// conv_1d
module conv_1d #(
    parameter DATA_WIDTH  = 8,
    parameter KERNEL_SIZE = 16
) (
    input logic clk,
    input logic arst_n,
    input  logic [DATA_WIDTH-1:0] signal_data,
    input  logic                  signal_vld,
    input  logic                  signal_last,
    output logic                  signal_rdy,
    input  logic [KERNEL_SIZE*DATA_WIDTH-1:0] kernel,
    output logic [DATA_WIDTH*2+$clog2(KERNEL_SIZE)-1:0] result_data,
    output logic                    result_vld,
    output logic                    result_last,
    input  logic                    result_rdy
);
  localparam PRODUCT_WIDTH = (DATA_WIDTH * 2);
  localparam RESULT_WIDTH  = PRODUCT_WIDTH + $clog2(KERNEL_SIZE);
  logic [KERNEL_SIZE-1:0][DATA_WIDTH-1:0] signal_buf;
  logic shift_vld;
  logic shift_last;
  always_ff @(posedge clk or negedge arst_n) begin
    if (!arst_n) begin
      signal_buf <= '0;
      shift_vld <= 1'b0;
      shift_last <= 1'b0;
    end else begin 
      if (signal_vld) begin  
        signal_buf <= {signal_data, signal_buf[KERNEL_SIZE-1:1]}; 
      end
      shift_vld <= signal_vld;
      shift_last <= signal_vld & signal_last;
    end
  end
  logic [KERNEL_SIZE-1:0][PRODUCT_WIDTH-1:0] products;
  always_comb begin
    for (int i = 0; i < KERNEL_SIZE; i++) begin
      products[i] = kernel[i*DATA_WIDTH +: DATA_WIDTH] * signal_buf[i];
  ...
Settings: LEC_CHECK=0, CAP_MARGIN=5, CELL_PAD_IN_SITES_DETAIL_PLACEMENT=0, CELL_PAD_IN_SITES_GLOBAL_PLACEMENT=2, CORE_MARGIN=2, CORE_UTILIZATION=28, GPL_ROUTABILITY_DRIVEN=0, HOLD_SLACK_MARGIN=0.27, MIN_ROUTING_LAYER=met2, PLACE_DENSITY_LB_ADDON=0.03, SLEW_MARGIN=20; clock period 7.49 ns.
run.sh (not shown) runs the stock make flow with config.mk's settings and CLKGATE_MAP_FILE=.
Then changed:
==> flow/config.mk (replaced) <==
export PLATFORM = sky130hd
export DESIGN_NAME = conv_1d
export DESIGN_NICKNAME = conv_1d
export VERILOG_FILES = /design/flow/design.v
export SDC_FILE = /design/flow/constraint.sdc
export NUM_CORES = 4
export LEC_CHECK = 0
export CAP_MARGIN = 20
export CORE_MARGIN = 2
export CORE_UTILIZATION = 50
export SLEW_MARGIN = 20
export TNS_END_PERCENT = 5
==> flow/constraint.sdc (replaced) <==
create_clock -name core_clock -period 3.25 [get_ports {clk}]
set_input_delay 0.6500 -clock core_clock [delete_from_list [all_inputs] [get_ports {clk}]]
set_output_delay 0.6500 -clock core_clock [all_outputs]
set_load 0.01 [all_outputs]
Outcome: This time the run ran to the end with violations: negative setup slack. Fmax went up by 17%. Utilization went up by 32 points. Global-route usage went up by 0.22 points. First-iteration DRC count falls by 46%. Sequential share of layout area is lower by 1.9 points. Cell area rises by 12%.
Then changed:
--- a/flow/config.mk
+++ b/flow/config.mk
@@ -10 +10 @@
-export CORE_UTILIZATION = 50
+export CORE_UTILIZATION = 59
@@ -12 +11,0 @@
-export TNS_END_PERCENT = 5
==> flow/constraint.sdc (replaced) <==
create_clock -name core_clock -period 5.78 [get_ports {clk}]
set_input_delay 1.1560 -clock core_clock [delete_from_list [all_inputs] [get_ports {clk}]]
set_output_delay 1.1560 -clock core_clock [all_outputs]
set_load 0.01 [all_outputs]
Effect: Now the flow produced a clean layout. Area after synthesis does not change. Non-clock buffer count is lower by 785. Die area is lower by 15%.
Then changed:
--- a/flow/config.mk
+++ b/flow/config.mk
@@ -10 +10,2 @@
-export CORE_UTILIZATION = 59
+export CORE_UTILIZATION = 56
+export SETUP_SLACK_MARGIN = 0.97
==> flow/constraint.sdc (replaced) <==
create_clock -name core_clock -period 4.05 [get_ports {clk}]
set_input_delay 0.8100 -clock core_clock [delete_from_list [all_inputs] [get_ports {clk}]]
set_output_delay 0.8100 -clock core_clock [all_outputs]
set_load 0.01 [all_outputs]
What happened: With this change the flow completed and failed the layout checks on negative setup slack. Hold slack loses 0.12 ns. Design area climbs by 21%. Core utilization climbs by 10 points. Routed wire length climbs by about 15%. Synthesized cell count is unchanged. Non-clock buffer count climbs by 934. Via count climbs by 11%. Final cell count climbs by 15%. Global-route usage climbs by 2.1 points.
